**design/flow/run.sh**
```bash
#!/bin/bash
# the make line also repeats each setting of config.mk as NAME=value (left out here)
make -C /OpenROAD-flow-scripts/flow DESIGN_CONFIG=/design/flow/config.mk WORK_HOME=/design/flow/orfs CLKGATE_MAP_FILE= finish
```
**design/flow/config.mk**
```make
export PLATFORM = sky130hd
export DESIGN_NAME = execute
export DESIGN_NICKNAME = execute
export VERILOG_FILES = /design/flow/design.v
export SDC_FILE = /design/flow/constraint.sdc
export NUM_CORES = 4
export LEC_CHECK = 0
export ABC_AREA = 1
export CAP_MARGIN = 40
export CORE_MARGIN = 2
export CORE_UTILIZATION = 72
export CTS_CLUSTER_DIAMETER = 361
export CTS_CLUSTER_SIZE = 15
export GPL_ROUTABILITY_DRIVEN = 0
export HOLD_SLACK_MARGIN = 0.3
export PLACE_DENSITY_LB_ADDON = 0.01
export SETUP_SLACK_MARGIN = -0.38
export SLEW_MARGIN = 20
```
**design/flow/constraint.sdc**
```tcl
create_clock -name core_clock -period 5.46 [get_ports {clk}]
set_input_delay 1.0920 -clock core_clock [delete_from_list [all_inputs] [get_ports {clk}]]
set_output_delay 1.0920 -clock core_clock [all_outputs]
set_load 0.01 [all_outputs]
```
**design/flow/design.v**
```verilog
localparam  [31: 0] NOP        = 32'h0000_0013;      
localparam  [ 6: 0] LUI     = 7'b0110111,         
                    JAL     = 7'b1101111,         
                    JALR    = 7'b1100111,         
                    BRANCH  = 7'b1100011,         
                    LOAD    = 7'b0000011,         
                    STORE   = 7'b0100011,         
                    ARITHI  = 7'b0010011,         
                    ARITHR  = 7'b0110011;         
localparam  [ 2: 0] BEQ     = 3'b000,
                    BNE     = 3'b001,
                    BLT     = 3'b100,
                    BGE     = 3'b101,
                    BLTU    = 3'b110,
                    BGEU    = 3'b111;
localparam  [ 2: 0] LB      = 3'b000,
                    LH      = 3'b001,
                    LW      = 3'b010,
                    LBU     = 3'b100,
                    LHU     = 3'b101;
localparam  [ 2: 0] SB      = 3'b000,
                    SH      = 3'b001,
                    SW      = 3'b010;
localparam  [ 2: 0] ADD     = 3'b000,     
                    SLL     = 3'b001,
                    SLT     = 3'b010,
                    SLTU    = 3'b011,
                    XOR     = 3'b100,
                    SR      = 3'b101,     
                    OR      = 3'b110,
                    AND     = 3'b111;
`timescale 1ns/1ps
module execute
#(
	parameter [31:0] RESET = 32'h0000_0000
)
(
	input clk,
	input reset,
	input  [31:0] reg_rdata1,
	input  [31:0] reg_rdata2,
	input  [31:0] execute_imm,
	input  [31:0] pc,
	input  [31:0] fetch_pc,
	input     	immediate_sel,
	input     	mem_write,
	input     	jal,
	input     	jalr,
	input     	lui,
	input     	alu,
	input     	branch,
	input     	arithsubtype,
	input     	mem_to_reg,
	input     	stall_read,
	input  [4:0]  dest_reg_sel,
	input  [2:0]  alu_op,
	input  [1:0]  dmem_raddr,
	input     	wb_branch_i,
	input     	wb_branch_nxt_i,
	output [31:0] alu_operand1,
	output [31:0] alu_operand2,
	output [31:0] write_address,
	output    	branch_stall,
	output reg [31:0] next_pc,
	output reg    	branch_taken,
	output [31:0] wb_result,
	output    	wb_mem_write,
	output    	wb_alu_to_reg,
	output [4:0]  wb_dest_reg_sel,
	output    	wb_branch,
	output    	wb_branch_nxt,
	output    	wb_mem_to_reg,
	output [1:0]  wb_read_address,
	output [2:0]  mem_alu_operation
);
localparam  [31: 0] NOP        = 32'h0000_0013;      
localparam  [ 6: 0] LUI     = 7'b0110111,         
                    JAL     = 7'b1101111,         
                    JALR    = 7'b1100111,         
                    BRANCH  = 7'b1100011,         
                    LOAD    = 7'b0000011,         
                    STORE   = 7'b0100011,         
                    ARITHI  = 7'b0010011,         
                    ARITHR  = 7'b0110011;         
localparam  [ 2: 0] BEQ     = 3'b000,
                    BNE     = 3'b001,
                    BLT     = 3'b100,
                    BGE     = 3'b101,
                    BLTU    = 3'b110,
                    BGEU    = 3'b111;
localparam  [ 2: 0] LB      = 3'b000,
                    LH      = 3'b001,
                    LW      = 3'b010,
                    LBU     = 3'b100,
                    LHU     = 3'b101;
localparam  [ 2: 0] SB      = 3'b000,
                    SH      = 3'b001,
                    SW      = 3'b010;
localparam  [ 2: 0] ADD     = 3'b000,     
                    SLL     = 3'b001,
                    SLT     = 3'b010,
                    SLTU    = 3'b011,
                    XOR     = 3'b100,
                    SR      = 3'b101,     
                    OR      = 3'b110,
                    AND     = 3'b111;
reg  [31:0] ex_result;
wire [32:0] ex_result_subs;
wire [32:0] ex_result_subu;
wire [31:0] ex_result_sra = $signed(alu_operand1) >>> alu_operand2[4:0];
assign alu_operand1 = reg_rdata1;
assign alu_operand2 = immediate_sel ? execute_imm : reg_rdata2;  
assign ex_result_subs =
	{alu_operand1[31], alu_operand1} -
	{alu_operand2[31], alu_operand2};
assign ex_result_subu = $unsigned(alu_operand1) - $unsigned(alu_operand2);
assign write_address = alu_operand1 + execute_imm;
assign branch_stall  = wb_branch_nxt_i || wb_branch_i;
always @(*) begin
	next_pc  	= fetch_pc + 4;
	branch_taken = !branch_stall;
	case (1'b1)
    	jal  : next_pc = pc + execute_imm;
    	jalr : next_pc = alu_operand1 + execute_imm;
    	branch: begin
        	case (alu_op)
            	BEQ:  begin
                	next_pc = (ex_result_subs == 0)
                          	? pc + execute_imm
                          	: fetch_pc + 4;
                	if (ex_result_subs != 0)
                    	branch_taken = 1'b0;
            	end
            	BNE:  begin
					next_pc = (ex_result_subs != 0)
                          	? pc + execute_imm
                          	: fetch_pc + 4;
					if (ex_result_subs == 0)
                    	branch_taken = 1'b0;
            	end
            	BLT:  begin
                	next_pc = ex_result_subs[32]
                          	? pc + execute_imm
                          	: fetch_pc + 4;
                	if (!ex_result_subs[32])
                    	branch_taken = 1'b0;
            	end
            	BGE:  begin
                	next_pc = !ex_result_subs[32]
                          	? pc + execute_imm
                          	: fetch_pc + 4;
                	if (ex_result_subs[32])
                    	branch_taken = 1'b0;
            	end
            	BLTU: begin
                	next_pc = ex_result_subu[32]
                          	? pc + execute_imm
                          	: fetch_pc + 4;
                	if (!ex_result_subu[32])
                    	branch_taken = 1'b0;
            	end
            	BGEU: begin
                	next_pc = !ex_result_subu[32]
                          	? pc + execute_imm
                          	: fetch_pc + 4;
                	if (ex_result_subu[32])
                    	branch_taken = 1'b0;
            	end
            	default: next_pc = fetch_pc;  
        	endcase
    	end
    	default: begin     	 
        	next_pc  	= fetch_pc + 4;
        	branch_taken = 1'b0;
    	end
	endcase
end
always @(*) begin
	case (1'b1)
    	mem_write: ex_result = alu_operand2;
    	jal,
    	jalr:  	ex_result = pc + 4;
    	lui:   	ex_result = execute_imm;
    	alu: begin
        	case (alu_op)
            	ADD : ex_result =
                  	arithsubtype
                  	? alu_operand1 - alu_operand2
                  	: alu_operand1 + alu_operand2;
            	SLL : ex_result = alu_operand1 << alu_operand2[4:0];  
            	SLT : ex_result = ex_result_subs[32];
				SLTU: ex_result = ($unsigned(alu_operand1) < $unsigned(alu_operand2)) ? 1 : 0;  
            	XOR : ex_result = alu_operand1 ^ alu_operand2;
            	SR  : ex_result =
                  	arithsubtype
                  	? ex_result_sra
                  	: alu_operand1 >> alu_operand2[4:0];
            	OR  : ex_result = alu_operand1 | alu_operand2;
            	AND : ex_result = alu_operand1 & alu_operand2;
            	default: ex_result = 'hx;
        	endcase
    	end
    	default: ex_result = 'hx;
	endcase
end
ex_mem_wb_reg u_ex_mem_wb (
	.clk        	(clk),
	.reset_n    	(reset),
	.stall_n    	(stall_read),
	.ex_result  	(ex_result),
	.mem_write  	(mem_write && !branch_stall),
	.alu_to_reg 	(alu | lui | jal |
                  	jalr | mem_to_reg),
	.dest_reg_sel   (dest_reg_sel),
	.branch_taken   (branch_taken),
	.mem_to_reg 	(mem_to_reg),
	.read_address   (dmem_raddr),
	.alu_operation  (alu_op),
	.ex_mem_result    	(wb_result),
	.ex_mem_mem_write 	(wb_mem_write),
	.ex_mem_alu_to_reg	(wb_alu_to_reg),
	.ex_mem_dest_reg_sel  (wb_dest_reg_sel),
	.ex_mem_branch    	(wb_branch),
	.ex_mem_branch_nxt	(wb_branch_nxt),
	.ex_mem_mem_to_reg	(wb_mem_to_reg),
	.ex_mem_read_address  (wb_read_address),
	.ex_mem_alu_operation (mem_alu_operation)
);
endmodule
module ex_mem_wb_reg (
	input     	clk,
	input     	reset_n,
	input     	stall_n,
	input  [31:0] ex_result,
	input     	mem_write,
	input     	alu_to_reg,
	input  [4:0]  dest_reg_sel,
	input     	branch_taken,
	input     	mem_to_reg,
	input  [1:0]  read_address,
	input  [2:0]  alu_operation,
	output reg [31:0] ex_mem_result,
	output reg    	ex_mem_mem_write,
	output reg    	ex_mem_alu_to_reg,
	output reg [4:0]  ex_mem_dest_reg_sel,
	output reg    	ex_mem_branch,
	output reg    	ex_mem_branch_nxt,
	output reg    	ex_mem_mem_to_reg,
	output reg [1:0]  ex_mem_read_address,
	output reg [2:0]  ex_mem_alu_operation
);
always @(posedge clk or negedge reset_n) begin
	if (!reset_n) begin
    	ex_mem_result     	<= 32'h0;
    	ex_mem_mem_write  	<= 1'b0;
    	ex_mem_alu_to_reg 	<= 1'b0;
    	ex_mem_dest_reg_sel   <= 5'h0;
    	ex_mem_branch     	<= 1'b0;
    	ex_mem_branch_nxt 	<= 1'b0;
    	ex_mem_mem_to_reg 	<= 1'b0;
    	ex_mem_read_address   <= 2'h0;
    	ex_mem_alu_operation  <= 3'h0;
	end
	else if (!stall_n) begin
    	ex_mem_result     	<= ex_result;
    	ex_mem_mem_write  	<= mem_write;
    	ex_mem_alu_to_reg 	<= alu_to_reg;
    	ex_mem_dest_reg_sel   <= dest_reg_sel;
    	ex_mem_branch     	<= branch_taken;
    	ex_mem_branch_nxt 	<= ex_mem_branch;   
    	ex_mem_mem_to_reg 	<= mem_to_reg;
    	ex_mem_read_address   <= read_address;
    	ex_mem_alu_operation  <= alu_operation;
	end
end
endmodule
```
==> results of run 1 <==
==> highlights.md, run 1 <==
Yosys
• Synth Area in Simple Gates: 0.374
• count of distinct cell types in the synthesized netlist: 56
• EDFF count, synth: 0
• Synth top area share: 0.215
• yosys cell count: 3612
• leading cell type by number of instances after synthesis: nand2_1
• number of synthesized register bits: 47
• post-synthesis net count: 3961
• netlist area before placement: 0.0192 mm2
• arithmetic-cell share of the synthesized area counting full adders, half adders and majority gates: 0.109
• Yosys Chip Area: 0.0192 mm2
• Dominant flop cell: dfrtp_1
• dominant cells by area after synthesis: nand2_1, ha_1, o21ai_0, inv_1, a21oi_1
• share of synthesized area spent on multiplexers: 0.00313
• fraction of registers with async set/reset: 1.00
• most instantiated cells after synthesis: nand2_1, inv_1, o21ai_0
• yosys synthesis warning count: 2
• synthesized area divided by synthesized cell count: 5.32 um2
• largest area contributor in the netlist: nand2_1
• xor+xnor area frac: 0.0497
• dominant non-sequential cell family after synthesis: simple AND/OR/NAND/NOR gates
• Post-Synthesis Cells: 3612
• synthesized-area fraction occupied by ao, oa, aoi and oai cells: 0.255
• portion of the post-synthesis area used by sequential elements: 0.0612

Outcome
• stage where the flow stopped: 3_3_place_gp
• tool error: [ERROR FLW-0024] Place density exceeds 1.0 (current PLACE_DENSITY_LB_ADDON =  0.01). Please check if the value of  PLACE_DENSITY_LB_ADDON is between 0 and 0.99.
• status: did not finish

Die
• top-level I/O count: 361
• die area: 0.0280 mm2
• die width: 167 um
• initial core utilization: 0.735
• area of the core: 0.0261 mm2
• die height: 167 um
• Std-Cell Rows: 59

==> run 2, diff against run 1 <==
Settings changed: CAP_MARGIN 40 to 35, CELL_PAD_IN_SITES_GLOBAL_PLACEMENT from default to 0, CORE_UTILIZATION 72 to 55, CTS_CLUSTER_DIAMETER 361 to default, CTS_CLUSTER_SIZE 15 to default, GPL_ROUTABILITY_DRIVEN 0 to default, HOLD_SLACK_MARGIN 0.3 to 0.27, PLACE_DENSITY_LB_ADDON 0.01 to default, SETUP_SLACK_MARGIN -0.38 to 1.68.
Clock period 5.46 ns to 6.6 ns, I/O delays scaled along.
==> highlights.md, run 2 <==
Yosys
• Yosys Chip Area: 0.0192 mm2
• post-synthesis net count: 3961
• portion of the post-synthesis area used by sequential elements: 0.0612
• share of synthesized area spent on multiplexers: 0.00313
• yosys synthesis warning count: 2
• synthesized area divided by synthesized cell count: 5.32 um2
• number of synthesized register bits: 47
• xor+xnor area frac: 0.0497
• dominant cells by area after synthesis: nand2_1, ha_1, o21ai_0, inv_1, a21oi_1
• Synth Area in Simple Gates: 0.374
• synthesized-area fraction occupied by ao, oa, aoi and oai cells: 0.255
• netlist area before placement: 0.0192 mm2
• Synth top area share: 0.215
• count of distinct cell types in the synthesized netlist: 56
• leading cell type by number of instances after synthesis: nand2_1
• largest area contributor in the netlist: nand2_1
• dominant non-sequential cell family after synthesis: simple AND/OR/NAND/NOR gates
• Post-Synthesis Cells: 3612
• arithmetic-cell share of the synthesized area counting full adders, half adders and majority gates: 0.109
• most instantiated cells after synthesis: nand2_1, inv_1, o21ai_0
• yosys cell count: 3612
• EDFF count, synth: 0
• Dominant flop cell: dfrtp_1
• fraction of registers with async set/reset: 1.00

Die
• die height: 191 um
• die area: 0.0364 mm2
• top-level I/O count: 361
• area of the core: 0.0345 mm2
• Std-Cell Rows: 68
• initial core utilization: 0.558
• die width: 191 um

GRT
• GRT Resource Usage Total: 0.859
• gr ovfl total: 376

Clock network
• CTS root buffer: clkbuf_16
• clk sinks: 47
• Post-CTS Hold Fix Bufs: 0
• Max H-tree Level: 2
• maximum root-to-sink buffer count: 2
• cts bufs inserted: 5

Outcome
• status: did not finish
• tool error: [ERROR GRT-0232] Routing congestion too high. Check the congestion heatmap in the GUI.
• stage where the flow stopped: 5_1_grt

Place
• Buffers on Ports: 360
• gpl congestion: 1.31
• DP HPWL: 86200 um

## run 2: repair_timing
item | 4_1_cts
gates resized | 636
buffers inserted | 134
pin swaps | 172
endpoints found under the setup margin | 74
gates cloned | 6
## run 2: routing by layer
metal	track usage	GRT overflow
met1	0.839	29
met2	0.970	183
met3	0.777	38
met4	0.862	123
met5	0.596	3
## run 2: per-stage QoR
stage	util	instance area [um2]	setup WS [ns]	instances	TNS [ns]
after CTS	0.810	27900	0.470	4704	0
after detailed placement	0.732	25200	-0.340	4556	-7.53
after global placement	0.731	25200	-0.293	4553	-6.57
after floorplan	-	19700	0.883	3612	0
==> run 3, diff against run 2 <==
Settings changed: ABC_AREA 1 to default, CAP_MARGIN 35 to 0, CELL_PAD_IN_SITES_GLOBAL_PLACEMENT 0 to 2, CORE_MARGIN 2 to 3, CORE_UTILIZATION 55 to 62, CTS_CLUSTER_SIZE from default to 14, GPL_TIMING_DRIVEN from default to 1, HOLD_SLACK_MARGIN 0.27 to -0.1, MIN_ROUTING_LAYER from default to met2, PLACE_DENSITY from default to 0.89, SETUP_SLACK_MARGIN 1.68 to 0.86, SLEW_MARGIN 20 to 5.
Clock period 6.6 ns to 14.0 ns, I/O delays scaled along.
==> highlights.md, run 3 <==
Outcome
• status: did not finish
• stage where the flow stopped: 3_1_place_gp_skip_io
• tool error: [ERROR GPL-0301] Utilization 122.886 % exceeds 100%.

Yosys
• number of synthesized register bits: 47
• yosys synthesis warning count: 2
• fraction of registers with async set/reset: 1.00
• share of synthesized area spent on multiplexers: 0.0964
• most instantiated cells after synthesis: a21oi_1, nor2_1, nand2_1
• Synth top area share: 0.112
• portion of the post-synthesis area used by sequential elements: 0.0654
• netlist area before placement: 0.0180 mm2
• largest area contributor in the netlist: ha_1
• synthesized area divided by synthesized cell count: 6.81 um2
• leading cell type by number of instances after synthesis: a21oi_1
• Post-Synthesis Cells: 2640
• Yosys Chip Area: 0.0180 mm2
• count of distinct cell types in the synthesized netlist: 103
• Synth Area in Simple Gates: 0.215
• yosys cell count: 2640
• synthesized-area fraction occupied by ao, oa, aoi and oai cells: 0.363
• xor+xnor area frac: 0.0667
• EDFF count, synth: 0
• arithmetic-cell share of the synthesized area counting full adders, half adders and majority gates: 0.116
• dominant non-sequential cell family after synthesis: AND-OR/OR-AND gates
• dominant cells by area after synthesis: ha_1, a21oi_1, dfrtp_1, o21ai_0, nor2_1
• Dominant flop cell: dfrtp_1
• post-synthesis net count: 2989

Die
• die width: 176 um
• initial core utilization: 0.639
• die height: 176 um
• die area: 0.0311 mm2
• Std-Cell Rows: 61
• area of the core: 0.0282 mm2

==> run 4, diff against run 3 <==
Settings changed: CAP_MARGIN 0 to 20, CELL_PAD_IN_SITES_GLOBAL_PLACEMENT 2 to 3, CORE_ASPECT_RATIO from default to 1.05, CORE_MARGIN 3 to 8, CORE_UTILIZATION 62 to 38, CTS_CLUSTER_DIAMETER from default to 226, CTS_CLUSTER_SIZE 14 to 54, GPL_TIMING_DRIVEN 1 to default, HOLD_SLACK_MARGIN -0.1 to default, MIN_ROUTING_LAYER met2 to default, PLACE_DENSITY 0.89 to default, PLACE_DENSITY_LB_ADDON from default to 0.29, SETUP_SLACK_MARGIN 0.86 to -0.35, SLEW_MARGIN 5 to 20, TNS_END_PERCENT from default to 10.
Clock period 14.0 ns to 12.0 ns, I/O delays scaled along.
==> highlights.md, run 4 <==
Outcome
• status: did not finish
• stage where the flow stopped: 3_3_place_gp
• tool error: [ERROR FLW-0024] Place density exceeds 1.0 (current PLACE_DENSITY_LB_ADDON =  0.29). Please check if the value of  PLACE_DENSITY_LB_ADDON is between 0 and 0.99.

Die
• Std-Cell Rows: 81
• area of the core: 0.0466 mm2
• die width: 228 um
• die area: 0.0545 mm2
• top-level I/O count: 361
• die height: 239 um
• initial core utilization: 0.386

Yosys
• synthesized-area fraction occupied by ao, oa, aoi and oai cells: 0.363
• portion of the post-synthesis area used by sequential elements: 0.0654
• most instantiated cells after synthesis: a21oi_1, nor2_1, nand2_1
• yosys cell count: 2640
• leading cell type by number of instances after synthesis: a21oi_1
• post-synthesis net count: 2989
• yosys synthesis warning count: 2
• Dominant flop cell: dfrtp_1
• fraction of registers with async set/reset: 1.00
• EDFF count, synth: 0
• Post-Synthesis Cells: 2640
• xor+xnor area frac: 0.0667
• largest area contributor in the netlist: ha_1
• Yosys Chip Area: 0.0180 mm2
• netlist area before placement: 0.0180 mm2
• count of distinct cell types in the synthesized netlist: 103
• Synth Area in Simple Gates: 0.215
• dominant non-sequential cell family after synthesis: AND-OR/OR-AND gates
• arithmetic-cell share of the synthesized area counting full adders, half adders and majority gates: 0.116
• synthesized area divided by synthesized cell count: 6.81 um2
• Synth top area share: 0.112
• share of synthesized area spent on multiplexers: 0.0964
• dominant cells by area after synthesis: ha_1, a21oi_1, dfrtp_1, o21ai_0, nor2_1
• number of synthesized register bits: 47

==> run 5, diff against run 4 <==
Settings changed: CELL_PAD_IN_SITES_GLOBAL_PLACEMENT 3 to default, CORE_ASPECT_RATIO 1.05 to default, CORE_MARGIN 8 to 2, CORE_UTILIZATION 38 to 40, CTS_CLUSTER_DIAMETER 226 to default, CTS_CLUSTER_SIZE 54 to default, PLACE_DENSITY_LB_ADDON 0.29 to default, SETUP_SLACK_MARGIN -0.35 to 2.52, TNS_END_PERCENT 10 to default.
Clock period 12.0 ns to 11.5 ns, I/O delays scaled along.
==> highlights.md, run 5 <==
Power and ir drop
• power attributed to sequential cells: 197 uW
• power in combinational cells: 1720 uW
• fraction of power consumed by combinational cells: 0.820
• share of power burned in the clock network: 0.087
• sequential group share of total power: 0.094
• worst-case vdd ir drop: 0.0000929 V
• total leakage power: 0.0102 uW
• net switching component of the power: 1130 uW
• switch share: 0.538
• group drawing the most power: combinational logic
• cell internal power dissipation: 972 uW
• power attributed to the clock group: 183 uW
• power density of the placed cells: 84.2 mW/mm2

Yosys
• Yosys Chip Area: 0.0180 mm2
• leading cell type by number of instances after synthesis: a21oi_1
• most instantiated cells after synthesis: a21oi_1, nor2_1, nand2_1
• EDFF count, synth: 0
• Post-Synthesis Cells: 2640
• post-synthesis net count: 2989
• arithmetic-cell share of the synthesized area counting full adders, half adders and majority gates: 0.116
• count of distinct cell types in the synthesized netlist: 103
• xor+xnor area frac: 0.0667
• fraction of registers with async set/reset: 1.00
• netlist area before placement: 0.0180 mm2
• share of synthesized area spent on multiplexers: 0.0964
• synthesized area divided by synthesized cell count: 6.81 um2
• number of synthesized register bits: 47
• Synth top area share: 0.112
• yosys cell count: 2640
• dominant non-sequential cell family after synthesis: AND-OR/OR-AND gates
• Dominant flop cell: dfrtp_1
• yosys synthesis warning count: 2
• portion of the post-synthesis area used by sequential elements: 0.0654
• synthesized-area fraction occupied by ao, oa, aoi and oai cells: 0.363
• Synth Area in Simple Gates: 0.215
• largest area contributor in the netlist: ha_1
• dominant cells by area after synthesis: ha_1, a21oi_1, dfrtp_1, o21ai_0, nor2_1

Layout
• Design Area, Final: 0.0250 mm2
• post-route insts no fill: 3638
• area growth from synthesis to layout: 38.9%
• final design utilization: 0.564
• number of nets at the end of the flow: 3389
• fill count: 4297
• footprint of the multi-input gates: 0.0169 mm2
• area occupied by registers: 0.00118 mm2

Place
• placed standard-cell area: 0.0224 mm2
• Buffers on Ports: 360
• gpl congestion: 1.08
• DP HPWL: 87200 um
• cell total after placement: 3506
• Place WS: 0.636 ns

Route
• ANT nets after route: 0
• per-cell routed wire length: 31.4 um
• post-detailed-route DRC marker count: 0
• post-DR vias/cell: 6.88
• detailed-router iteration count before antenna repair: 9
• number of vias in the routed layout: 25000
• number of violations reported at the end of detailed-routing iteration 0: 3231
• WL final: 114000 um

Die
• top-level I/O count: 361
• die width: 216 um
• area of the core: 0.0443 mm2
• Std-Cell Rows: 77
• die area: 0.0467 mm2
• die height: 216 um
• initial core utilization: 0.406

Run
• number of warnings the tools reported: 93
• Max-cap violations: 0

Setup path
• end point of the critical path: next_pc[7]
• kind of cell with the highest combined delay on the critical path: AND-OR/OR-AND gates
• Crit. path cell count: 18
• arrival time of data at the critical path endpoint: 6.96 ns
• launching element type of the critical path: input port
• type of the setup path with the least slack: in2out
• origin of the worst setup path: reg_rdata1[14]
• number of cells on the worst reg-to-reg path: 2
• worst stage delay on the critical path: 0.54 ns
• end of the worst register-to-register path: u_ex_mem_wb.ex_mem_result[15]
• worst setup slack for register-to-register paths: 10.58 ns
• crit-path cells: clkdlybuf4s50_1 > buf_6 > ha_1 > nor2b_1 > o211ai_1 > nand4_1 > a2111oi_4 > nor3_2 > a311o_1 > nor4_1 > and4b_2 > mux2_4 > o21ai_4 > buf_6 > buf_8 > a21oi_4 > o311ai_2 > buf_2
• Crit path required time: 9.20 ns
• startpoint of the lowest-slack register-to-register path: u_ex_mem_wb.ex_mem_result[15]
• maximum net fanout on the critical path: 11
• endpoint type of the worst setup path: output pin
• Crit path top cell by count: buf_6
• slowest cell on the critical path: clkdlybuf4s50_1
• buffers and inverters on the worst path: 5

Timing
• Final Hold Violating Endpoints: 0
• peak clock frequency supported by timing: 108 MHz
• Worst-Margin Slew: 1.43 ns
• post-route clock period utilization: 0.805
• RSZ-0062 raised after global routing: true
• worst path setup slack after routing: 2.24 ns
• number of setup violations in the final report: 0
• count of pins over their slew limit: 0
• worst-case headroom to the max-slew limit: 0.0464
• accumulated negative setup slack: 0 ns
• Worst Skew: 0.0000213 ns
• final critical-path required period: 9.26 ns

GRT
• number of global-route vias before repair: 23700
• maximum number of pins on one net before global-route repair: 68
• global-route wire length before repair: 162000 um
• gr ovfl total: 0
• antenna violations before repair: 13
• GRT Resource Usage Total: 0.468

Worst hold path
• min-delay src: u_ex_mem_wb.ex_mem_result[17]
• worst hold path depth: 2
• hold-critical path endpoint: u_ex_mem_wb.ex_mem_result[17]
• class of the worst hold path: reg2reg

Clock network
• clk sinks: 47
• cts bufs inserted: 5
• insertion delay of the later-clocked pin in the worst-skew pair: 0.31 ns
• maximum root-to-sink buffer count: 2
• clock transition at the registers of the reported paths: 0.08 ns
• Post-CTS Hold Fix Bufs: 0
• CTS root buffer: clkbuf_16
• Max H-tree Level: 2
• CTS tree: done

Outcome
• status: finished clean

-- run 5: per-stage QoR --
| step | power [uW] | hold slack (ns) |
|---|---|---|
| 6_report | 2100 | 0.498 |
| 5_1_grt | 2170 | 0.527 |
| 4_1_cts | 1970 | 0.494 |
| 3_5_place_dp | 1680 | 0.476 |
| 3_3_place_gp | 1680 | 0.468 |
| 2_1_floorplan | 1020 | 0.516 |
-- run 5: cell type report --
class,count,share of cell area
multi-input combinational,2264,0.678
timing repair buffer,589,0.216
sequential,47,0.0471
tap,592,0.0296
inverter,133,0.0214
clock buffer,5,0.00501
clock inverter,3,0.00190
antenna,5,0.000501
-- run 5: what timing repair did --
action | 4_1_cts | 5_1_grt
setup endpoints to repair | 38 | 38
pin swaps | 80 | 67
resized | 411 | 113
setup buffers | 73 | 44
gates cloned | 0 | 0
-- run 5: per-layer routing --
layer  wire [um]  GRT usage
met1       41200      0.560
met5          92          0
met3       14000      0.137
met2       49300      0.725
met4        9790      0.316
==> run 6, diff against run 5 <==
Settings changed: CORE_UTILIZATION 40 to 58, CTS_CLUSTER_DIAMETER from default to 34, SETUP_SLACK_MARGIN 2.52 to 1.48, TNS_END_PERCENT from default to 5.
Clock period 11.5 ns to 6.45 ns, I/O delays scaled along.
==> highlights.md, run 6 <==
Die
• top-level I/O count: 361
• die area: 0.0324 mm2
• Std-Cell Rows: 64
• die height: 180 um
• initial core utilization: 0.588
• area of the core: 0.0306 mm2
• die width: 180 um

Yosys
• dominant non-sequential cell family after synthesis: AND-OR/OR-AND gates
• yosys cell count: 2640
• portion of the post-synthesis area used by sequential elements: 0.0654
• Synth Area in Simple Gates: 0.215
• leading cell type by number of instances after synthesis: a21oi_1
• netlist area before placement: 0.0180 mm2
• number of synthesized register bits: 47
• count of distinct cell types in the synthesized netlist: 103
• most instantiated cells after synthesis: a21oi_1, nor2_1, nand2_1
• share of synthesized area spent on multiplexers: 0.0964
• synthesized area divided by synthesized cell count: 6.81 um2
• post-synthesis net count: 2989
• dominant cells by area after synthesis: ha_1, a21oi_1, dfrtp_1, o21ai_0, nor2_1
• synthesized-area fraction occupied by ao, oa, aoi and oai cells: 0.363
• Dominant flop cell: dfrtp_1
• arithmetic-cell share of the synthesized area counting full adders, half adders and majority gates: 0.116
• Post-Synthesis Cells: 2640
• Yosys Chip Area: 0.0180 mm2
• yosys synthesis warning count: 2
• largest area contributor in the netlist: ha_1
• Synth top area share: 0.112
• fraction of registers with async set/reset: 1.00
• EDFF count, synth: 0
• xor+xnor area frac: 0.0667

Outcome
• status: did not finish
• stage where the flow stopped: 5_1_grt
• tool error: [ERROR GRT-0232] Routing congestion too high. Check the congestion heatmap in the GUI.

Clock network
• clk sinks: 47
• cts bufs inserted: 5
• Post-CTS Hold Fix Bufs: 0
• maximum root-to-sink buffer count: 2
• CTS root buffer: clkbuf_16
• Max H-tree Level: 2

GRT
• gr ovfl total: 20
• GRT Resource Usage Total: 0.780

Place
• DP HPWL: 81200 um
• Buffers on Ports: 360
• placed standard-cell area: 0.0253 mm2
• cell total after placement: 3717
• gpl congestion: 1.26
• Place WS: -1.62 ns

-- run 6: per-layer routing --
layer | track usage | overflow
met1 | 0.790 | 0
met2 | 0.924 | 12
met3 | 0.646 | 1
met4 | 0.749 | 7
met5 | 0.393 | 0
-- run 6: stage by stage --
stage	util	power [uW]
global placement	0.826	3230
floorplan	-	1840
CTS	0.858	3630
detailed placement	0.826	3280
-- run 6: what timing repair did --
action / 4_1_cts
gates resized: 278
pin swaps: 56
buffers inserted: 45
endpoints found under the setup margin: 88
==> run 7, diff against run 6 <==
Settings changed: CORE_UTILIZATION 58 to 72, CTS_CLUSTER_DIAMETER 34 to default, PLACE_DENSITY from default to 0.67, SETUP_SLACK_MARGIN 1.48 to default, TNS_END_PERCENT 5 to default.
Clock period 6.45 ns to 10.1 ns, I/O delays scaled along.
==> highlights.md, run 7 <==
GRT
• GRT Resource Usage Total: 0.838
• gr ovfl total: 136

Die
• top-level I/O count: 361
• Std-Cell Rows: 57
• area of the core: 0.0244 mm2
• die height: 162 um
• initial core utilization: 0.737
• die area: 0.0263 mm2
• die width: 162 um

Yosys
• Yosys Chip Area: 0.0180 mm2
• share of synthesized area spent on multiplexers: 0.0964
• synthesized area divided by synthesized cell count: 6.81 um2
• yosys cell count: 2640
• dominant cells by area after synthesis: ha_1, a21oi_1, dfrtp_1, o21ai_0, nor2_1
• xor+xnor area frac: 0.0667
• number of synthesized register bits: 47
• netlist area before placement: 0.0180 mm2
• Post-Synthesis Cells: 2640
• post-synthesis net count: 2989
• most instantiated cells after synthesis: a21oi_1, nor2_1, nand2_1
• count of distinct cell types in the synthesized netlist: 103
• dominant non-sequential cell family after synthesis: AND-OR/OR-AND gates
• arithmetic-cell share of the synthesized area counting full adders, half adders and majority gates: 0.116
• leading cell type by number of instances after synthesis: a21oi_1
• Synth Area in Simple Gates: 0.215
• fraction of registers with async set/reset: 1.00
• Synth top area share: 0.112
• portion of the post-synthesis area used by sequential elements: 0.0654
• largest area contributor in the netlist: ha_1
• Dominant flop cell: dfrtp_1
• yosys synthesis warning count: 2
• synthesized-area fraction occupied by ao, oa, aoi and oai cells: 0.363
• EDFF count, synth: 0

Place
• Place WS: 0.148 ns
• gpl congestion: 1.45
• Buffers on Ports: 360
• DP HPWL: 75300 um

Outcome
• status: did not finish
• tool error: [ERROR GRT-0232] Routing congestion too high. Check the congestion heatmap in the GUI.
• stage where the flow stopped: 5_1_grt

Clock network
• cts bufs inserted: 5
• clk sinks: 47
• maximum root-to-sink buffer count: 2
• Max H-tree Level: 2
• number of gates resized after CTS: 0
• Post-CTS Hold Fix Bufs: 0
• CTS root buffer: clkbuf_16
• postcts setup bufs: 0

-- run 7: per-stage QoR --
step | instance area (um2) | std cells | power [uW]
2_1_floorplan | 18000 | 2640 | 1160
3_3_place_gp | 21900 | 3230 | 1770
3_5_place_dp | 21900 | 3230 | 1820
4_1_cts | 22100 | 3238 | 2040
-- run 7: metal layers --
layer  overflow  GRT usage
met4         54      0.831
met3          9      0.723
met1          7      0.842
met2         66      0.958
met5          0      0.511
==> run 8, diff against run 7 <==
Settings changed: CELL_PAD_IN_SITES_GLOBAL_PLACEMENT from default to 0, CORE_ASPECT_RATIO from default to 0.5, CORE_MARGIN 2 to 7, CORE_UTILIZATION 72 to 40, CTS_CLUSTER_DIAMETER from default to 350, CTS_CLUSTER_SIZE from default to 56, HOLD_SLACK_MARGIN from default to 0.29, PLACE_DENSITY 0.67 to default, PLACE_DENSITY_LB_ADDON from default to 0.29, SETUP_SLACK_MARGIN from default to -1.19, TNS_END_PERCENT from default to 10.
Clock period 10.1 ns to 12.0 ns, I/O delays scaled along.
==> highlights.md, run 8 <==
Clock network
• number of gates resized after CTS: 0
• CTS root buffer: clkbuf_16
• clock transition at the registers of the reported paths: 0.08 ns
• maximum root-to-sink buffer count: 2
• cts bufs inserted: 5
• Max H-tree Level: 2
• CTS tree: done
• postcts setup bufs: 0
• Post-CTS Hold Fix Bufs: 0
• insertion delay of the later-clocked pin in the worst-skew pair: 0.31 ns
• clk sinks: 47

Die
• die height: 164 um
• initial core utilization: 0.409
• die area: 0.0514 mm2
• top-level I/O count: 361
• Std-Cell Rows: 54
• area of the core: 0.0440 mm2
• die width: 314 um

Yosys
• leading cell type by number of instances after synthesis: a21oi_1
• Post-Synthesis Cells: 2640
• count of distinct cell types in the synthesized netlist: 103
• number of synthesized register bits: 47
• Yosys Chip Area: 0.0180 mm2
• Dominant flop cell: dfrtp_1
• most instantiated cells after synthesis: a21oi_1, nor2_1, nand2_1
• netlist area before placement: 0.0180 mm2
• yosys synthesis warning count: 2
• fraction of registers with async set/reset: 1.00
• Synth Area in Simple Gates: 0.215
• synthesized-area fraction occupied by ao, oa, aoi and oai cells: 0.363
• portion of the post-synthesis area used by sequential elements: 0.0654
• Synth top area share: 0.112
• largest area contributor in the netlist: ha_1
• dominant non-sequential cell family after synthesis: AND-OR/OR-AND gates
• yosys cell count: 2640
• post-synthesis net count: 2989
• arithmetic-cell share of the synthesized area counting full adders, half adders and majority gates: 0.116
• EDFF count, synth: 0
• synthesized area divided by synthesized cell count: 6.81 um2
• xor+xnor area frac: 0.0667
• dominant cells by area after synthesis: ha_1, a21oi_1, dfrtp_1, o21ai_0, nor2_1
• share of synthesized area spent on multiplexers: 0.0964

Power and ir drop
• power attributed to the clock group: 183 uW
• worst-case vdd ir drop: 0.0000525 V
• fraction of power consumed by combinational cells: 0.796
• switch share: 0.538
• power in combinational cells: 1450 uW
• sequential group share of total power: 0.103
• total leakage power: 0.00914 uW
• group drawing the most power: combinational logic
• power density of the placed cells: 81.3 mW/mm2
• net switching component of the power: 979 uW
• cell internal power dissipation: 841 uW
• share of power burned in the clock network: 0.100
• power attributed to sequential cells: 188 uW

Route
• routed length on met3: 15000 um
• ANT nets after route: 0
• detailed-router iteration count before antenna repair: 11
• post-DR vias/cell: 6.76
• number of vias in the routed layout: 23700
• met2 wirelength from detailed routing: 42100 um
• Met1 Routed Length: 41200 um
• WL final: 103000 um
• post-detailed-route DRC marker count: 0
• number of violations reported at the end of detailed-routing iteration 0: 3693
• per-cell routed wire length: 29.3 um
• max layer used: met5

Timing
• post-route clock period utilization: 0.942
• number of setup violations in the final report: 0
• count of pins over their slew limit: 0
• final-layout worst hold slack: 0.491 ns
• final critical-path required period: 11.30 ns
• RSZ-0062 raised after global routing: false
• worst-case headroom to the max-slew limit: 0.303
• Worst-Margin Slew: 1.04 ns
• Worst Skew: 0.0108 ns
• Final Hold Violating Endpoints: 0
• peak clock frequency supported by timing: 88.5 MHz
• accumulated negative setup slack: 0 ns

Setup path
• kind of cell with the highest combined delay on the critical path: AND-OR/OR-AND gates
• Crit. path cell count: 16
• crit-path cells: clkdlybuf4s50_1 > mux2i_1 > ha_1 > or4_4 > nor3_2 > o21ai_2 > a21o_1 > a21boi_0 > mux2i_1 > nor4_4 > nand4_1 > o211ai_1 > o21ai_0 > o211a_1 > a211oi_1 > clkdlybuf4s50_1
• end of the worst register-to-register path: u_ex_mem_wb.ex_mem_result[30]
• type of the setup path with the least slack: in2out
• Crit path required time: 9.60 ns
• buffers and inverters on the worst path: 2
• startpoint of the lowest-slack register-to-register path: u_ex_mem_wb.ex_mem_result[30]
• endpoint type of the worst setup path: output pin
• arrival time of data at the critical path endpoint: 8.90 ns
• launching element type of the critical path: input port
• number of cells on the worst reg-to-reg path: 3
• worst setup slack for register-to-register paths: 11.11 ns
• worst stage delay on the critical path: 0.77 ns
• end point of the critical path: next_pc[11]
• maximum net fanout on the critical path: 18
• slowest cell on the critical path: nor4_4
• origin of the worst setup path: execute_imm[14]

Layout
• final design utilization: 0.509
• number of nets at the end of the flow: 3257
• footprint of the multi-input gates: 0.0155 mm2
• area growth from synthesis to layout: 24.5%
• post-route insts no fill: 3502
• fill count: 4408
• area occupied by registers: 0.00118 mm2

GRT
• antenna violations before repair: 6
• number of global-route vias before repair: 22000
• maximum number of pins on one net before global-route repair: 80
• global-route wire length before repair: 148000 um
• GRT Resource Usage Total: 0.376
• gr ovfl total: 0

Worst hold path
• class of the worst hold path: reg2reg
• worst hold path depth: 2
• min-delay src: u_ex_mem_wb.ex_mem_result[2]
• hold-critical path endpoint: u_ex_mem_wb.ex_mem_result[2]

Run
• number of warnings the tools reported: 91
• Max-cap violations: 0

Place
• cell total after placement: 3489
• DP HPWL: 81400 um
• gpl congestion: 1.08
• Buffers on Ports: 360

Outcome
• status: finished clean

run 8: final cells by class:
class                   count  share of cell area
clock buffers               6             0.00620
diodes                      5            0.000559
inverters                 133              0.0223
repair buffers            457               0.192
multi-input cells        2264               0.692
well taps                 588              0.0328
clock inverters             2             0.00173
flip-flops and latches     47              0.0525
run 8: metal layers:
| layer | up-vias | GRT usage |
|---|---|---|
| li1 | 10300 | - |
| met5 | - | 0 |
| met4 | 4 | 0.120 |
| met3 | 300 | 0.137 |
| met2 | 1841 | 0.557 |
| met1 | 11200 | 0.507 |
run 8: metrics by stage:
stage               setup slack [ns]  total power, uW  area [um2]
CTS                             1.03             1770       22400
finish                         0.698             1820       22400
detailed placement              1.05             1570       22200
global route                   0.561             1900       22400
global placement                1.07             1580       22200
floorplan                       1.88              973       18000
==> run 9, diff against run 8 <==
Settings changed: ABC_AREA from default to 1, CELL_PAD_IN_SITES_GLOBAL_PLACEMENT 0 to default, CORE_ASPECT_RATIO 0.5 to default, CORE_MARGIN 7 to 2, CORE_UTILIZATION 40 to 55, CTS_CLUSTER_DIAMETER 350 to 231, CTS_CLUSTER_SIZE 56 to default, PLACE_DENSITY_LB_ADDON 0.29 to default, SETUP_SLACK_MARGIN -1.19 to default, TNS_END_PERCENT 10 to 5.
Clock period 12.0 ns to 10.2 ns, I/O delays scaled along.
==> highlights.md, run 9 <==
Power and ir drop
• sequential group share of total power: 0.104
• power attributed to sequential cells: 221 uW
• net switching component of the power: 1240 uW
• group drawing the most power: combinational logic
• switch share: 0.579
• total leakage power: 0.0116 uW
• cell internal power dissipation: 898 uW
• power in combinational cells: 1720 uW
• worst-case vdd ir drop: 0.0000839 V
• power density of the placed cells: 92.1 mW/mm2
• power attributed to the clock group: 189 uW
• share of power burned in the clock network: 0.089
• fraction of power consumed by combinational cells: 0.808

Route
• per-cell routed wire length: 25.3 um
• ANT nets after route: 0
• WL final: 109000 um
• detailed-router iteration count before antenna repair: 14
• post-detailed-route DRC marker count: 0
• post-DR vias/cell: 6.56
• number of violations reported at the end of detailed-routing iteration 0: 5233
• number of vias in the routed layout: 28400

Yosys
• count of distinct cell types in the synthesized netlist: 56
• Dominant flop cell: dfrtp_1
• xor+xnor area frac: 0.0497
• Post-Synthesis Cells: 3612
• yosys synthesis warning count: 2
• number of synthesized register bits: 47
• yosys cell count: 3612
• Synth top area share: 0.215
• leading cell type by number of instances after synthesis: nand2_1
• share of synthesized area spent on multiplexers: 0.00313
• netlist area before placement: 0.0192 mm2
• Synth Area in Simple Gates: 0.374
• fraction of registers with async set/reset: 1.00
• Yosys Chip Area: 0.0192 mm2
• dominant cells by area after synthesis: nand2_1, ha_1, o21ai_0, inv_1, a21oi_1
• post-synthesis net count: 3961
• portion of the post-synthesis area used by sequential elements: 0.0612
• synthesized area divided by synthesized cell count: 5.32 um2
• EDFF count, synth: 0
• arithmetic-cell share of the synthesized area counting full adders, half adders and majority gates: 0.109
• synthesized-area fraction occupied by ao, oa, aoi and oai cells: 0.255
• most instantiated cells after synthesis: nand2_1, inv_1, o21ai_0
• dominant non-sequential cell family after synthesis: simple AND/OR/NAND/NOR gates
• largest area contributor in the netlist: nand2_1

Clock network
• CTS tree: done
• Max H-tree Level: 2
• clk sinks: 47
• number of gates resized after CTS: 0
• CTS root buffer: clkbuf_16
• Post-CTS Hold Fix Bufs: 0
• maximum root-to-sink buffer count: 2
• clock transition at the registers of the reported paths: 0.06 ns
• cts bufs inserted: 5
• postcts setup bufs: 0
• insertion delay of the later-clocked pin in the worst-skew pair: 0.29 ns

GRT
• number of global-route vias before repair: 26200
• GRT Resource Usage Total: 0.577
• maximum number of pins on one net before global-route repair: 87
• gr ovfl total: 0
• antenna violations before repair: 12
• global-route wire length before repair: 158000 um

Die
• die area: 0.0364 mm2
• top-level I/O count: 361
• die width: 191 um
• die height: 191 um
• initial core utilization: 0.558
• Std-Cell Rows: 68
• area of the core: 0.0345 mm2

Setup path
• slowest cell on the critical path: ha_1
• startpoint of the lowest-slack register-to-register path: u_ex_mem_wb.ex_mem_result[10]
• buffers and inverters on the worst path: 6
• maximum net fanout on the critical path: 22
• worst setup slack for register-to-register paths: 9.33 ns
• number of cells on the worst reg-to-reg path: 2
• kind of cell with the highest combined delay on the critical path: simple AND/OR/NAND/NOR gates
• type of the setup path with the least slack: in2out
• endpoint type of the worst setup path: output pin
• origin of the worst setup path: immediate_sel
• Crit path top cell by count: nand2_1
• Crit. path cell count: 28
• launching element type of the critical path: input port
• end point of the critical path: next_pc[9]
• end of the worst register-to-register path: u_ex_mem_wb.ex_mem_result[10]
• worst stage delay on the critical path: 0.67 ns
• arrival time of data at the critical path endpoint: 7.77 ns
• Crit path required time: 8.16 ns

Timing
• count of pins over their slew limit: 0
• final critical-path required period: 9.81 ns
• final-layout worst hold slack: 0.492 ns
• worst-case headroom to the max-slew limit: 0.114
• post-route clock period utilization: 0.962
• peak clock frequency supported by timing: 102 MHz
• RSZ-0062 raised after global routing: false
• accumulated negative setup slack: 0 ns
• Final Hold Violating Endpoints: 0
• number of setup violations in the final report: 0
• Worst-Margin Slew: 1.31 ns
• Worst Skew: 0.000497 ns

Layout
• area growth from synthesis to layout: 20.5%
• post-route insts no fill: 4322
• number of nets at the end of the flow: 4203
• Design Area, Final: 0.0232 mm2

Worst hold path
• class of the worst hold path: reg2reg
• hold-critical path endpoint: u_ex_mem_wb.ex_mem_alu_to_reg
• min-delay src: u_ex_mem_wb.ex_mem_alu_to_reg
• worst hold path depth: 2

Place
• placed standard-cell area: 0.0230 mm2
• DP HPWL: 83400 um
• Buffers on Ports: 360
• cell total after placement: 4302
• gpl congestion: 1.23

Outcome
• status: finished clean

Run
• number of warnings the tools reported: 93
• Max-cap violations: 0

-- run 9: final cells by class --
cell class	instances	area [um2]
diodes	13	32.5
inverters	504	1890
multi-input cells	2870	15200
flip-flops and latches	47	1180
repair buffers	426	4090
clock buffers	6	129
clock inverters	1	30.0
well taps	455	569
fillers	3324	11300
-- run 9: per-stage QoR --
stage	setup WS (ns)	power (uW)	util
6_report	0.391	2130	0.672
5_1_grt	0.323	2200	0.671
4_1_cts	0.800	2000	0.671
3_5_place_dp	0.812	1800	0.666
3_3_place_gp	0.902	1790	0.666
2_1_floorplan	2.59	1140	-
-- run 9: routing by layer --
metal	wire, um	vias up	global-route usage
li1	-	12300	-
met1	34400	12400	0.641
met2	42100	2740	0.810
met3	19500	931	0.280
met4	13100	10	0.514
met5	115	-	0.0124
==> run 10, diff against run 9 <==
Settings changed: ABC_AREA 1 to default, CAP_MARGIN 20 to 0, CORE_UTILIZATION 55 to 72, CTS_CLUSTER_DIAMETER 231 to default, HOLD_SLACK_MARGIN 0.29 to default, PLACE_DENSITY from default to 0.39, TNS_END_PERCENT 5 to 10.
Clock period 10.2 ns to 6.55 ns, I/O delays scaled along.
==> highlights.md, run 10 <==
Outcome
• status: did not finish
• stage where the flow stopped: 3_5_place_dp
• tool error: [ERROR DPL-0038] Utilization greater than 100%, impossible to legalize

Yosys
• Dominant flop cell: dfrtp_1
• arithmetic-cell share of the synthesized area counting full adders, half adders and majority gates: 0.116
• most instantiated cells after synthesis: a21oi_1, nor2_1, nand2_1
• dominant non-sequential cell family after synthesis: AND-OR/OR-AND gates
• Synth Area in Simple Gates: 0.215
• synthesized-area fraction occupied by ao, oa, aoi and oai cells: 0.363
• Yosys Chip Area: 0.0180 mm2
• largest area contributor in the netlist: ha_1
• yosys cell count: 2640
• number of synthesized register bits: 47
• Synth top area share: 0.112
• Post-Synthesis Cells: 2640
• EDFF count, synth: 0
• yosys synthesis warning count: 2
• netlist area before placement: 0.0180 mm2
• portion of the post-synthesis area used by sequential elements: 0.0654
• dominant cells by area after synthesis: ha_1, a21oi_1, dfrtp_1, o21ai_0, nor2_1
• synthesized area divided by synthesized cell count: 6.81 um2
• fraction of registers with async set/reset: 1.00
• post-synthesis net count: 2989
• xor+xnor area frac: 0.0667
• count of distinct cell types in the synthesized netlist: 103
• leading cell type by number of instances after synthesis: a21oi_1
• share of synthesized area spent on multiplexers: 0.0964

Die
• die height: 162 um
• top-level I/O count: 361
• die area: 0.0263 mm2
• Std-Cell Rows: 57
• die width: 162 um
• initial core utilization: 0.737
• area of the core: 0.0244 mm2

Place
• gpl congestion: 1.38
• Buffers on Ports: 360

[run 10: stage by stage]
stage                   power (uW)  area, um2
after floorplan               1810      18200
after global placement        3080      24900
==> run 11, diff against run 10 <==
Settings changed: CAP_MARGIN 0 to 20, CTS_CLUSTER_DIAMETER from default to 371, CTS_CLUSTER_SIZE from default to 100, SETUP_SLACK_MARGIN from default to 1.82, TNS_END_PERCENT 10 to default.
Clock period 6.55 ns to 10.3 ns, I/O delays scaled along.
==> highlights.md, run 11 <==
Yosys
• share of synthesized area spent on multiplexers: 0.0964
• arithmetic-cell share of the synthesized area counting full adders, half adders and majority gates: 0.116
• yosys cell count: 2640
• portion of the post-synthesis area used by sequential elements: 0.0654
• fraction of registers with async set/reset: 1.00
• largest area contributor in the netlist: ha_1
• yosys synthesis warning count: 2
• Synth top area share: 0.112
• synthesized-area fraction occupied by ao, oa, aoi and oai cells: 0.363
• count of distinct cell types in the synthesized netlist: 103
• Yosys Chip Area: 0.0180 mm2
• Post-Synthesis Cells: 2640
• post-synthesis net count: 2989
• most instantiated cells after synthesis: a21oi_1, nor2_1, nand2_1
• Synth Area in Simple Gates: 0.215
• dominant cells by area after synthesis: ha_1, a21oi_1, dfrtp_1, o21ai_0, nor2_1
• dominant non-sequential cell family after synthesis: AND-OR/OR-AND gates
• synthesized area divided by synthesized cell count: 6.81 um2
• number of synthesized register bits: 47
• netlist area before placement: 0.0180 mm2
• leading cell type by number of instances after synthesis: a21oi_1
• EDFF count, synth: 0
• Dominant flop cell: dfrtp_1
• xor+xnor area frac: 0.0667

Die
• Std-Cell Rows: 57
• die area: 0.0263 mm2
• die width: 162 um
• top-level I/O count: 361
• area of the core: 0.0244 mm2
• initial core utilization: 0.737
• die height: 162 um

Place
• DP HPWL: 76200 um
• gpl congestion: 1.37
• Place WS: -0.0161 ns
• Buffers on Ports: 360

Outcome
• tool error: [ERROR DPL-0033] detailed placement checks failed during check placement.
• status: did not finish
• stage where the flow stopped: 4_1_cts

[run 11: per-stage QoR]
step	TNS (ns)	hold slack [ns]	instance area (um2)	std cells	power, uW
2_1_floorplan	0	0.516	18100	2640	1140
3_3_place_gp	0	0.465	21900	3227	1740
3_5_place_dp	-0.0161	0.483	21900	3227	1800
==> run 12, diff against run 11 <==
Settings changed: CAP_MARGIN 20 to 10, CELL_PAD_IN_SITES_DETAIL_PLACEMENT from default to 2, CELL_PAD_IN_SITES_GLOBAL_PLACEMENT from default to 1, CORE_ASPECT_RATIO from default to 1.8, CORE_MARGIN 2 to 7, CORE_UTILIZATION 72 to 40, CTS_CLUSTER_DIAMETER 371 to default, CTS_CLUSTER_SIZE 100 to default, GPL_ROUTABILITY_DRIVEN from default to 0, GPL_TIMING_DRIVEN from default to 0, HOLD_SLACK_MARGIN from default to 0.01, MAX_ROUTING_LAYER from default to met5, MIN_ROUTING_LAYER from default to met1, PLACE_DENSITY 0.39 to default, SETUP_SLACK_MARGIN 1.82 to -0.72, SLEW_MARGIN 20 to 30, TNS_END_PERCENT from default to 20.
Clock period 10.3 ns to 7.89 ns, I/O delays scaled along.
==> highlights.md, run 12 <==
Yosys
• Yosys Chip Area: 0.0180 mm2
• Dominant flop cell: dfrtp_1
• portion of the post-synthesis area used by sequential elements: 0.0654
• yosys synthesis warning count: 2
• Post-Synthesis Cells: 2640
• post-synthesis net count: 2989
• xor+xnor area frac: 0.0667
• count of distinct cell types in the synthesized netlist: 103
• yosys cell count: 2640
• EDFF count, synth: 0
• leading cell type by number of instances after synthesis: a21oi_1
• arithmetic-cell share of the synthesized area counting full adders, half adders and majority gates: 0.116
• Synth Area in Simple Gates: 0.215
• netlist area before placement: 0.0180 mm2
• synthesized area divided by synthesized cell count: 6.81 um2
• number of synthesized register bits: 47
• synthesized-area fraction occupied by ao, oa, aoi and oai cells: 0.363
• most instantiated cells after synthesis: a21oi_1, nor2_1, nand2_1
• dominant non-sequential cell family after synthesis: AND-OR/OR-AND gates
• largest area contributor in the netlist: ha_1
• fraction of registers with async set/reset: 1.00
• Synth top area share: 0.112
• share of synthesized area spent on multiplexers: 0.0964
• dominant cells by area after synthesis: ha_1, a21oi_1, dfrtp_1, o21ai_0, nor2_1

Die
• die width: 172 um
• Std-Cell Rows: 104
• top-level I/O count: 361
• area of the core: 0.0445 mm2
• initial core utilization: 0.404
• die area: 0.0513 mm2
• die height: 298 um

Outcome
• stage where the flow stopped: 3_5_place_dp
• tool error: [ERROR DPL-0033] detailed placement checks failed during check placement.
• status: did not finish

Place
• Buffers on Ports: 355

-- run 12: metrics by stage --
stage	hold WS [ns]	TNS, ns	area, um2	setup slack, ns
floorplan	0.516	-12.51	18000	-0.587
global placement	0.470	-162.06	22300	-4.91
==> run 13, diff against run 12 <==
Settings changed: CAP_MARGIN 10 to 35, CELL_PAD_IN_SITES_DETAIL_PLACEMENT 2 to default, CELL_PAD_IN_SITES_GLOBAL_PLACEMENT 1 to 2, CORE_ASPECT_RATIO 1.8 to default, CORE_MARGIN 7 to 6, CORE_UTILIZATION 40 to 29, GPL_ROUTABILITY_DRIVEN 0 to default, GPL_TIMING_DRIVEN 0 to default, HOLD_SLACK_MARGIN 0.01 to default, MAX_ROUTING_LAYER met5 to default, MIN_ROUTING_LAYER met1 to default, PLACE_DENSITY_LB_ADDON from default to 0.03, SETUP_SLACK_MARGIN -0.72 to default, SLEW_MARGIN 30 to 20, TNS_END_PERCENT 20 to default.
Clock period 7.89 ns to 13.2 ns, I/O delays scaled along.
==> highlights.md, run 13 <==
Timing
• worst-case headroom to the max-slew limit: 0.382
• peak clock frequency supported by timing: 81.1 MHz
• RSZ-0062 raised after global routing: false
• count of pins over their slew limit: 0
• Final Hold Violating Endpoints: 0
• post-route clock period utilization: 0.934
• number of setup violations in the final report: 0
• worst path setup slack after routing: 0.874 ns
• final critical-path required period: 12.33 ns
• Worst-Margin Slew: 0.925 ns
• accumulated negative setup slack: 0 ns
• Worst Skew: 0.00493 ns

Die
• die height: 261 um
• die area: 0.0681 mm2
• top-level I/O count: 361
• Std-Cell Rows: 90
• initial core utilization: 0.296
• die width: 261 um
• area of the core: 0.0608 mm2

Yosys
• synthesized area divided by synthesized cell count: 6.81 um2
• largest area contributor in the netlist: ha_1
• synthesized-area fraction occupied by ao, oa, aoi and oai cells: 0.363
• fraction of registers with async set/reset: 1.00
• leading cell type by number of instances after synthesis: a21oi_1
• post-synthesis net count: 2989
• dominant non-sequential cell family after synthesis: AND-OR/OR-AND gates
• most instantiated cells after synthesis: a21oi_1, nor2_1, nand2_1
• Post-Synthesis Cells: 2640
• number of synthesized register bits: 47
• Synth Area in Simple Gates: 0.215
• count of distinct cell types in the synthesized netlist: 103
• netlist area before placement: 0.0180 mm2
• arithmetic-cell share of the synthesized area counting full adders, half adders and majority gates: 0.116
• EDFF count, synth: 0
• share of synthesized area spent on multiplexers: 0.0964
• yosys cell count: 2640
• Yosys Chip Area: 0.0180 mm2
• dominant cells by area after synthesis: ha_1, a21oi_1, dfrtp_1, o21ai_0, nor2_1
• portion of the post-synthesis area used by sequential elements: 0.0654
• yosys synthesis warning count: 2
• Synth top area share: 0.112
• xor+xnor area frac: 0.0667
• Dominant flop cell: dfrtp_1

Power and ir drop
• total leakage power: 0.00914 uW
• cell internal power dissipation: 756 uW
• sequential group share of total power: 0.102
• total design power: 1710 uW
• power in combinational cells: 1370 uW
• worst-case vdd ir drop: 0.0000478 V
• power attributed to sequential cells: 174 uW
• power density of the placed cells: 75.7 mW/mm2
• net switching component of the power: 958 uW
• fraction of power consumed by combinational cells: 0.800
• share of power burned in the clock network: 0.098
• switch share: 0.559
• group drawing the most power: combinational logic
• power attributed to the clock group: 168 uW

Setup path
• slowest cell on the critical path: clkdlybuf4s50_1
• worst stage delay on the critical path: 0.60 ns
• type of the setup path with the least slack: in2out
• crit-path cells: buf_2 > buf_4 > mux2_2 > inv_1 > ha_1 > inv_2 > a311oi_4 > o21ai_4 > mux2i_1 > nor4_1 > nand4_1 > nor4_1 > and4b_1 > mux2i_1 > nand2_1 > a21oi_1 > a21oi_1 > o21ai_0 > clkdlybuf4s50_1
• launching element type of the critical path: input port
• kind of cell with the highest combined delay on the critical path: simple AND/OR/NAND/NOR gates
• end point of the critical path: next_pc[23]
• worst setup slack for register-to-register paths: 12.27 ns
• Crit path required time: 10.56 ns
• origin of the worst setup path: immediate_sel
• buffers and inverters on the worst path: 5
• number of cells on the worst reg-to-reg path: 1
• startpoint of the lowest-slack register-to-register path: u_ex_mem_wb.ex_mem_result[11]
• endpoint type of the worst setup path: output pin
• arrival time of data at the critical path endpoint: 9.69 ns
• end of the worst register-to-register path: u_ex_mem_wb.ex_mem_result[11]
• Crit. path cell count: 19
• maximum net fanout on the critical path: 17

Clock network
• Post-CTS Hold Fix Bufs: 0
• cts bufs inserted: 5
• clk sinks: 47
• postcts setup bufs: 0
• maximum root-to-sink buffer count: 2
• insertion delay of the later-clocked pin in the worst-skew pair: 0.31 ns
• CTS root buffer: clkbuf_16
• clock transition at the registers of the reported paths: 0.08 ns
• CTS tree: done
• number of gates resized after CTS: 0
• Max H-tree Level: 2

Run
• Max-cap violations: 0
• number of warnings the tools reported: 91

Place
• DP HPWL: 100000 um
• Place WS: 1.07 ns
• gpl congestion: 1.00
• Buffers on Ports: 360

Route
• ANT nets after route: 0
• number of vias in the routed layout: 23500
• detailed-router iteration count before antenna repair: 6
• post-DR vias/cell: 6.36
• WL final: 123000 um
• number of violations reported at the end of detailed-routing iteration 0: 2812
• post-detailed-route DRC marker count: 0
• per-cell routed wire length: 33.4 um

Layout
• area growth from synthesis to layout: 25.9%
• number of nets at the end of the flow: 3255
• final design utilization: 0.372
• fill count: 6590

Worst hold path
• min-delay src: u_ex_mem_wb.ex_mem_result[8]
• class of the worst hold path: reg2reg
• worst hold path depth: 2
• hold-critical path endpoint: u_ex_mem_wb.ex_mem_result[8]

GRT
• number of global-route vias before repair: 22500
• antenna violations before repair: 8
• global-route wire length before repair: 171000 um
• GRT Resource Usage Total: 0.341
• gr ovfl total: 0
• maximum number of pins on one net before global-route repair: 80

Outcome
• status: finished clean

==> run 13: metrics by stage <==
stage	hold slack, ns	instance area, um2	cells
floorplan	0.516	18000	2640
global placement	0.475	22400	3677
detailed placement	0.476	22400	3679
CTS	0.493	22600	3687
global route	0.513	22600	3689
finish	0.499	22600	3694
==> run 13: routing by layer <==
layer,track usage,wire [um]
met1,0.465,51300
met4,0.118,5430
met3,0.0587,11500
met2,0.546,55000
met5,0,35
==> run 13: cell type report <==
type,instances,area [um2],area share
sequential,47,1180,0.0519
inverter,133,499,0.0220
clock inverter,3,43.8,0.00193
clock buffer,5,125,0.00553
tap,782,978,0.0432
antenna,5,12.5,0.000553
timing repair buffer,455,4300,0.190
multi-input combinational,2264,15500,0.685
==> run 14, diff against run 13 <==
Settings changed: ABC_AREA from default to 1, CAP_MARGIN 35 to 10, CELL_PAD_IN_SITES_DETAIL_PLACEMENT from default to 2, CELL_PAD_IN_SITES_GLOBAL_PLACEMENT 2 to 1, CORE_MARGIN 6 to 8, CTS_CLUSTER_DIAMETER from default to 223, CTS_CLUSTER_SIZE from default to 42, GPL_ROUTABILITY_DRIVEN from default to 1, GPL_TIMING_DRIVEN from default to 0, MIN_ROUTING_LAYER from default to met2, PLACE_DENSITY_LB_ADDON 0.03 to 0.23, SETUP_SLACK_MARGIN from default to 3.45, TNS_END_PERCENT from default to 20.
==> highlights.md, run 14 <==
Outcome
• status: did not finish
• stage where the flow stopped: 5_1_grt
• tool error: [ERROR GRT-0116] Global routing finished with congestion. Check the congestion regions in the DRC Viewer.

Yosys
• number of synthesized register bits: 47
• arithmetic-cell share of the synthesized area counting full adders, half adders and majority gates: 0.109
• portion of the post-synthesis area used by sequential elements: 0.0612
• synthesized-area fraction occupied by ao, oa, aoi and oai cells: 0.255
• Dominant flop cell: dfrtp_1
• most instantiated cells after synthesis: nand2_1, inv_1, o21ai_0
• netlist area before placement: 0.0192 mm2
• yosys cell count: 3612
• share of synthesized area spent on multiplexers: 0.00313
• Synth Area in Simple Gates: 0.374
• dominant cells by area after synthesis: nand2_1, ha_1, o21ai_0, inv_1, a21oi_1
• yosys synthesis warning count: 2
• Synth top area share: 0.215
• Yosys Chip Area: 0.0192 mm2
• largest area contributor in the netlist: nand2_1
• synthesized area divided by synthesized cell count: 5.32 um2
• EDFF count, synth: 0
• count of distinct cell types in the synthesized netlist: 56
• xor+xnor area frac: 0.0497
• Post-Synthesis Cells: 3612
• leading cell type by number of instances after synthesis: nand2_1
• fraction of registers with async set/reset: 1.00
• post-synthesis net count: 3961
• dominant non-sequential cell family after synthesis: simple AND/OR/NAND/NOR gates

Die
• die height: 273 um
• initial core utilization: 0.293
• top-level I/O count: 361
• die width: 273 um
• area of the core: 0.0656 mm2
• Std-Cell Rows: 94
• die area: 0.0747 mm2

Clock network
• CTS root buffer: clkbuf_16
• Max H-tree Level: 2
• cts bufs inserted: 5
• maximum root-to-sink buffer count: 2
• clk sinks: 47
• Post-CTS Hold Fix Bufs: 0

Place
• Buffers on Ports: 355
• gpl congestion: 1.20
• DP HPWL: 144000 um
• placed standard-cell area: 0.0239 mm2
• Place WS: 0.937 ns

GRT
• GRT Resource Usage Total: 0.768
• gr ovfl total: 31

==> run 14: layer usage <==
layer | overflow | global-route usage
met5 | 3 | 0.610
met4 | 0 | 0.585
met3 | 26 | 0.851
met2 | 2 | 0.807
met1 | - | -
==> run 14: per-stage QoR <==
step	hold WS, ns	std cells	utilization	power [uW]
3_5_place_dp	0.483	4833	0.364	1610
4_1_cts	0.503	4878	0.382	1830
2_1_floorplan	0.514	3612	-	881
3_3_place_gp	0.463	4831	0.363	1540
==> run 14: what timing repair did <==
| item | CTS |
|---|---|
| setup endpoints to repair | 35 |
| buffers inserted | 36 |
| resized | 320 |
| pin swaps | 20 |
| gates cloned | 1 |
==> run 15, diff against run 14 <==
Settings changed: ABC_AREA 1 to default, CAP_MARGIN 10 to 20, CELL_PAD_IN_SITES_DETAIL_PLACEMENT 2 to default, CELL_PAD_IN_SITES_GLOBAL_PLACEMENT 1 to default, CORE_MARGIN 8 to 2, CORE_UTILIZATION 29 to 27, CTS_CLUSTER_DIAMETER 223 to default, CTS_CLUSTER_SIZE 42 to default, GPL_ROUTABILITY_DRIVEN 1 to default, GPL_TIMING_DRIVEN 0 to default, MIN_ROUTING_LAYER met2 to default, PLACE_DENSITY_LB_ADDON 0.23 to default, SETUP_SLACK_MARGIN 3.45 to default, TNS_END_PERCENT 20 to default.
Clock period 13.2 ns to 17.8 ns, I/O delays scaled along.
==> highlights.md, run 15 <==
Timing
• final critical-path required period: 14.19 ns
• count of pins over their slew limit: 0
• final-layout worst hold slack: 0.491 ns
• peak clock frequency supported by timing: 70.4 MHz
• number of setup violations in the final report: 0
• post-route clock period utilization: 0.797
• worst-case headroom to the max-slew limit: 0.206
• Worst-Margin Slew: 1.16 ns
• accumulated negative setup slack: 0 ns
• Final Hold Violating Endpoints: 0
• RSZ-0062 raised after global routing: false
• Worst Skew: 0.000136 ns

Route
• number of vias in the routed layout: 23300
• per-cell routed wire length: 29.2 um
• post-detailed-route DRC marker count: 0
• ANT nets after route: 0

GRT
• GRT Resource Usage Total: 0.306
• number of global-route vias before repair: 22000
• antenna violations before repair: 7
• maximum number of pins on one net before global-route repair: 70
• gr ovfl total: 0
• global-route wire length before repair: 154000 um

Yosys
• dominant non-sequential cell family after synthesis: AND-OR/OR-AND gates
• post-synthesis net count: 2989
• fraction of registers with async set/reset: 1.00
• EDFF count, synth: 0
• largest area contributor in the netlist: ha_1
• arithmetic-cell share of the synthesized area counting full adders, half adders and majority gates: 0.116
• leading cell type by number of instances after synthesis: a21oi_1
• dominant cells by area after synthesis: ha_1, a21oi_1, dfrtp_1, o21ai_0, nor2_1
• synthesized area divided by synthesized cell count: 6.81 um2
• share of synthesized area spent on multiplexers: 0.0964
• Synth top area share: 0.112
• number of synthesized register bits: 47
• Yosys Chip Area: 0.0180 mm2
• Synth Area in Simple Gates: 0.215
• count of distinct cell types in the synthesized netlist: 103
• xor+xnor area frac: 0.0667
• Dominant flop cell: dfrtp_1
• yosys synthesis warning count: 2
• netlist area before placement: 0.0180 mm2
• most instantiated cells after synthesis: a21oi_1, nor2_1, nand2_1
• yosys cell count: 2640
• synthesized-area fraction occupied by ao, oa, aoi and oai cells: 0.363
• Post-Synthesis Cells: 2640

Die
• Std-Cell Rows: 94
• die width: 262 um
• initial core utilization: 0.273
• die height: 262 um
• area of the core: 0.0659 mm2
• top-level I/O count: 361

Clock network
• CTS root buffer: clkbuf_16
• postcts setup bufs: 0
• number of gates resized after CTS: 0
• maximum root-to-sink buffer count: 2
• insertion delay of the later-clocked pin in the worst-skew pair: 0.31 ns
• CTS tree: done
• Post-CTS Hold Fix Bufs: 0
• clk sinks: 47
• Max H-tree Level: 2
• cts bufs inserted: 5

Power and ir drop
• worst-case vdd ir drop: 0.0000459 V
• power density of the placed cells: 54.1 mW/mm2
• switch share: 0.541
• power attributed to the clock group: 121 uW
• group drawing the most power: combinational logic
• share of power burned in the clock network: 0.099
• net switching component of the power: 658 uW
• sequential group share of total power: 0.104
• power in combinational cells: 969 uW
• power attributed to sequential cells: 127 uW
• cell internal power dissipation: 559 uW
• fraction of power consumed by combinational cells: 0.796

Setup path
• Crit. path cell count: 21
• crit-path cells: buf_2 > buf_4 > mux2i_4 > buf_4 > inv_2 > buf_4 > fa_1 > o21bai_2 > a211oi_4 > o21ai_4 > mux2i_1 > nor4_1 > nand4_1 > nor4_1 > and4b_1 > mux2i_1 > nand2_1 > a21oi_1 > a21oi_1 > o21ai_0 > clkdlybuf4s50_1
• Crit path top cell by count: buf_4
• type of the setup path with the least slack: in2out
• number of cells on the worst reg-to-reg path: 2
• slowest cell on the critical path: a21oi_1
• buffers and inverters on the worst path: 6
• maximum net fanout on the critical path: 59
• arrival time of data at the critical path endpoint: 10.63 ns
• endpoint type of the worst setup path: output pin
• end of the worst register-to-register path: u_ex_mem_wb.ex_mem_result[1]
• startpoint of the lowest-slack register-to-register path: u_ex_mem_wb.ex_mem_result[1]
• origin of the worst setup path: immediate_sel
• worst stage delay on the critical path: 0.66 ns
• worst setup slack for register-to-register paths: 16.76 ns
• kind of cell with the highest combined delay on the critical path: buffers and inverters
• launching element type of the critical path: input port

Place
• DP HPWL: 87300 um
• placed standard-cell area: 0.0223 mm2
• gpl congestion: 1.06

Worst hold path
• worst hold path depth: 2
• hold-critical path endpoint: u_ex_mem_wb.ex_mem_result[17]
• class of the worst hold path: reg2reg
• min-delay src: u_ex_mem_wb.ex_mem_result[17]

Outcome
• status: finished clean

Run
• number of warnings the tools reported: 91

Layout
• area growth from synthesis to layout: 25.2%
• number of nets at the end of the flow: 3229
• Design Area, Final: 0.0225 mm2

## run 15: final cells by class
type / count / area (um2)
tap: 864 / 1080
antenna: 3 / 7.51
clock inverter: 2 / 38.8
sequential: 47 / 1180
clock buffer: 6 / 139
multi-input combinational: 2264 / 15500
inverter: 133 / 499
fill: 7153 / 43300
timing repair buffer: 429 / 4080
## run 15: routing by layer
metal,vias up,wire length [um],track usage
met4,4,8180,0.196
met3,335,11100,0.0643
met5,-,25,0
met1,11200,42000,0.379
li1,10300,-,-
met2,1459,48000,0.482
## run 15: stage by stage
stage / setup WS [ns] / total power (uW) / cells / util
6_report: 3.61 / 1220 / 3748 / 0.342
3_3_place_gp: 3.82 / 1070 / 3737 / 0.339
3_5_place_dp: 3.83 / 1060 / 3737 / 0.339
4_1_cts: 3.80 / 1190 / 3745 / 0.342
5_1_grt: 3.41 / 1270 / 3745 / 0.342
2_1_floorplan: 5.36 / 656 / 2640 / -
No activity file was given, so power comes from the tool's default toggle rates.
